==> v16: inputs <==
## AuctionSearch
module AuctionSearch(
  input         clock,
  input         reset,
  output        io_rewardIn_0_ready,
  input         io_rewardIn_0_valid,
  input  [7:0]  io_rewardIn_0_reward,
  input  [10:0] io_rewardIn_0_idx,
  input         io_rewardIn_0_last,
  output [10:0] io_agentIdx_0,
  input  [7:0]  io_price_0,
  output        io_rewardIn_1_ready,
  input         io_rewardIn_1_valid,
  input  [7:0]  io_rewardIn_1_reward,
  input  [10:0] io_rewardIn_1_idx,
  output [10:0] io_agentIdx_1,
  input  [7:0]  io_price_1,
  output        io_rewardIn_2_ready,
  input         io_rewardIn_2_valid,
  input  [7:0]  io_rewardIn_2_reward,
  input  [10:0] io_rewardIn_2_idx,
  output [10:0] io_agentIdx_2,
  input  [7:0]  io_price_2,
  output        io_rewardIn_3_ready,
  input         io_rewardIn_3_valid,
  input  [7:0]  io_rewardIn_3_reward,
  input  [10:0] io_rewardIn_3_idx,
  output [10:0] io_agentIdx_3,
  input  [7:0]  io_price_3,
  output        io_rewardIn_4_ready,
  input         io_rewardIn_4_valid,
  input  [7:0]  io_rewardIn_4_reward,
  input  [10:0] io_rewardIn_4_idx,
  output [10:0] io_agentIdx_4,
  input  [7:0]  io_price_4,
  output        io_rewardIn_5_ready,
  input         io_rewardIn_5_valid,
  input  [7:0]  io_rewardIn_5_reward,
  input  [10:0] io_rewardIn_5_idx,
  output [10:0] io_agentIdx_5,
  input  [7:0]  io_price_5,
  output        io_rewardIn_6_ready,
  input         io_rewardIn_6_valid,
  input  [7:0]  io_rewardIn_6_reward,
  input  [10:0] io_rewardIn_6_idx,
  output [10:0] io_agentIdx_6,
  input  [7:0]  io_price_6,
  output        io_rewardIn_7_ready,
  input         io_rewardIn_7_valid,
  input  [7:0]  io_rewardIn_7_reward,
  input  [10:0] io_rewardIn_7_idx,
  output [10:0] io_agentIdx_7,
  input  [7:0]  io_price_7,
  input         io_resultOut_ready,
  output        io_resultOut_valid,
  output [10:0] io_resultOut_winner,
  output [7:0]  io_resultOut_bid
);
==> flow/config.mk <==
export PLATFORM = sky130hd
export DESIGN_NAME = AuctionSearch
export DESIGN_NICKNAME = AuctionSearch
export VERILOG_FILES = /design/flow/design.v
export SDC_FILE = /design/flow/constraint.sdc
export NUM_CORES = 4
export LEC_CHECK = 0
export CAP_MARGIN = 25
export CORE_MARGIN = 2
export CORE_UTILIZATION = 71
export GPL_ROUTABILITY_DRIVEN = 0
export MAX_ROUTING_LAYER = met4
export MIN_ROUTING_LAYER = met1
export SLEW_MARGIN = 20
export TNS_END_PERCENT = 70
==> flow/constraint.sdc <==
create_clock -name core_clock -period 2.9 [get_ports {clock}]
set_input_delay 0.5800 -clock core_clock [delete_from_list [all_inputs] [get_ports {clock}]]
set_output_delay 0.5800 -clock core_clock [all_outputs]
set_load 0.01 [all_outputs]
run.sh (not shown) runs the stock make flow with config.mk's settings and CLKGATE_MAP_FILE=.
==> v3 (differences from v16) <==
ABC_AREA = 1   (was default)
CAP_MARGIN = 20   (was 25)
CORE_UTILIZATION = 68   (was 71)
GPL_ROUTABILITY_DRIVEN = default   (was 0)
MAX_ROUTING_LAYER = default   (was met4)
MIN_ROUTING_LAYER = default   (was met1)
PLACE_DENSITY = 0.6   (was default)
TNS_END_PERCENT = default   (was 70)
==> flow/constraint.sdc (replaced) <==
create_clock -name core_clock -period 3.25 [get_ports {clock}]
set_input_delay 0.6500 -clock core_clock [delete_from_list [all_inputs] [get_ports {clock}]]
set_output_delay 0.6500 -clock core_clock [all_outputs]
set_load 0.01 [all_outputs]
==> v15 (differences from v16) <==
CAP_MARGIN = 20   (was 25)
GPL_ROUTABILITY_DRIVEN = default   (was 0)
MAX_ROUTING_LAYER = default   (was met4)
MIN_ROUTING_LAYER = default   (was met1)
SETUP_SLACK_MARGIN = -0.2   (was default)
TNS_END_PERCENT = default   (was 70)
==> flow/constraint.sdc (replaced) <==
create_clock -name core_clock -period 2.12 [get_ports {clock}]
set_input_delay 0.4240 -clock core_clock [delete_from_list [all_inputs] [get_ports {clock}]]
set_output_delay 0.4240 -clock core_clock [all_outputs]
set_load 0.01 [all_outputs]
==> v31 (differences from v16) <==
CORE_UTILIZATION = 72   (was 71)
HOLD_SLACK_MARGIN = 0.29   (was default)
SETUP_SLACK_MARGIN = -0.38   (was default)
TNS_END_PERCENT = 25   (was 70)
==> flow/constraint.sdc (replaced) <==
create_clock -name core_clock -period 3.74 [get_ports {clock}]
set_input_delay 0.7480 -clock core_clock [delete_from_list [all_inputs] [get_ports {clock}]]
set_output_delay 0.7480 -clock core_clock [all_outputs]
set_load 0.01 [all_outputs]
==> qor summary <==
	v16	v3	v31	v15
Worst Hold Launch	-	search.compRegs_0_7_oldPrice[1]	pes_3.s3_idx[0]	-
Run status	did not finish	finished clean	finished with violations	did not finish
Last stage reached	global routing (5_1_grt)	-	-	clock tree synthesis (4_1_cts)
Layout check failures	-	-	negative setup slack	-
Count of unique library cells instantiated by Yosys	79	35	79	79
Post-synthesis cell area	48300 um^2	51200 um^2	48300 um^2	48300 um^2
Reg-to-reg critical path endpoint	-	search.compRegs_3_0_runningBid[0]	search.compRegs_1_1_runningBid[3]	-
Non-clk buf share	-	0.0763	0.0758	-
Combined flip-flop and latch cell area	-	20000 um^2	20000 um^2	-
Number of cells in the finished layout apart from fillers	-	8479	7183	-
Final Hold Violation Tally	-	0	0	-
Internal Dissipation	-	22.3 mW	18.2 mW	-
Slack of the critical path	-	0.00664 ns	-0.171 ns	-
Type of the tightest min-delay check	-	flip-flop to flip-flop	flip-flop to flip-flop	-
Setup TNS Final	-	0 ns	-0.618 ns	-
Via/cell ratio	-	5.70	6.04	-
Layout sequential cell count	-	998	998	-
Violation count after the first detailed-route iteration	-	4365	4415	-
Number of logic gates	-	4988	4426	-

---

==> run M <==
AuctionSearch again, from the RTL that the note above started with.
// AuctionSearch
module AuctionSearch(
  input         clock,
  input         reset,
  output        io_rewardIn_0_ready,
  input         io_rewardIn_0_valid,
  input  [7:0]  io_rewardIn_0_reward,
  input  [10:0] io_rewardIn_0_idx,
  input         io_rewardIn_0_last,
  output [10:0] io_agentIdx_0,
  input  [7:0]  io_price_0,
  output        io_rewardIn_1_ready,
  input         io_rewardIn_1_valid,
  input  [7:0]  io_rewardIn_1_reward,
  input  [10:0] io_rewardIn_1_idx,
  output [10:0] io_agentIdx_1,
  input  [7:0]  io_price_1,
  output        io_rewardIn_2_ready,
  input         io_rewardIn_2_valid,
  input  [7:0]  io_rewardIn_2_reward,
  input  [10:0] io_rewardIn_2_idx,
  output [10:0] io_agentIdx_2,
  input  [7:0]  io_price_2,
  output        io_rewardIn_3_ready,
  input         io_rewardIn_3_valid,
  input  [7:0]  io_rewardIn_3_reward,
  input  [10:0] io_rewardIn_3_idx,
  output [10:0] io_agentIdx_3,
  input  [7:0]  io_price_3,
  output        io_rewardIn_4_ready,
  input         io_rewardIn_4_valid,
  input  [7:0]  io_rewardIn_4_reward,
  input  [10:0] io_rewardIn_4_idx,
  output [10:0] io_agentIdx_4,
  input  [7:0]  io_price_4,
  output        io_rewardIn_5_ready,
  input         io_rewardIn_5_valid,
  input  [7:0]  io_rewardIn_5_reward,
  input  [10:0] io_rewardIn_5_idx,
  output [10:0] io_agentIdx_5,
  input  [7:0]  io_price_5,
  output        io_rewardIn_6_ready,
  input         io_rewardIn_6_valid,
  input  [7:0]  io_rewardIn_6_reward,
  input  [10:0] io_rewardIn_6_idx,
  output [10:0] io_agentIdx_6,
  input  [7:0]  io_price_6,
  output        io_rewardIn_7_ready,
  input         io_rewardIn_7_valid,
  input  [7:0]  io_rewardIn_7_reward,
  input  [10:0] io_rewardIn_7_idx,
  output [10:0] io_agentIdx_7,
  input  [7:0]  io_price_7,
  input         io_resultOut_ready,
  output        io_resultOut_valid,
  output [10:0] io_resultOut_winner,
  output [7:0]  io_resultOut_bid
);
make LEC_CHECK=0 ABC_AREA=1 CAP_MARGIN=20 CORE_ASPECT_RATIO=0.9 CORE_MARGIN=2 CORE_UTILIZATION=72 CTS_CLUSTER_DIAMETER=249 CTS_CLUSTER_SIZE=100 MAX_ROUTING_LAYER=met4 PLACE_DENSITY_LB_ADDON=0.02 SETUP_SLACK_MARGIN=0.18 SLEW_MARGIN=20 finish   # period 2.15 ns
==> run X: changes against run M <==
Settings changed: ABC_AREA 1 to default, CORE_ASPECT_RATIO 0.9 to default, CORE_UTILIZATION 72 to 21, CTS_CLUSTER_DIAMETER 249 to default, CTS_CLUSTER_SIZE 100 to default, MAX_ROUTING_LAYER met4 to default, PLACE_DENSITY from default to 0.6, PLACE_DENSITY_LB_ADDON 0.02 to default, SETUP_SLACK_MARGIN 0.18 to default.
==> flow/constraint.sdc (replaced) <==
create_clock -name core_clock -period 4.52 [get_ports {clock}]
set_input_delay 0.9040 -clock core_clock [delete_from_list [all_inputs] [get_ports {clock}]]
set_output_delay 0.9040 -clock core_clock [all_outputs]
set_load 0.01 [all_outputs]
==> qor.txt <==
status -> aborted with a tool error
Failed at -> 5_1_grt
Netlist Area Pre-Place -> 51170 um2
routability cong. -> 0.9824
Resized cells post-CTS -> 437
fp_density -> 72.88%
Placed Area -> 59160 um2
Num CTS Buffers -> 13
Top logic family -> simple AND/OR/NAND/NOR gates
area fraction in compound gates -> 20.47%
(the above is from run M)
==> qor.txt <==
area fraction in compound gates -> 19.15%
register share after synthesis -> 41.36%
vias in the first global route -> 39570
met1 WL -> 64.45 mm
fp_density -> 21.05%
Placed Area -> 54680 um2
routing usage on met1 -> 14.96%
met2 GRT Util -> 19.62%
status -> finished clean
Yosys warnings -> 2
routability cong. -> 0.8724
(the above is from run X)
Power figures rest on the tool's default switching activity, not on a simulated workload.
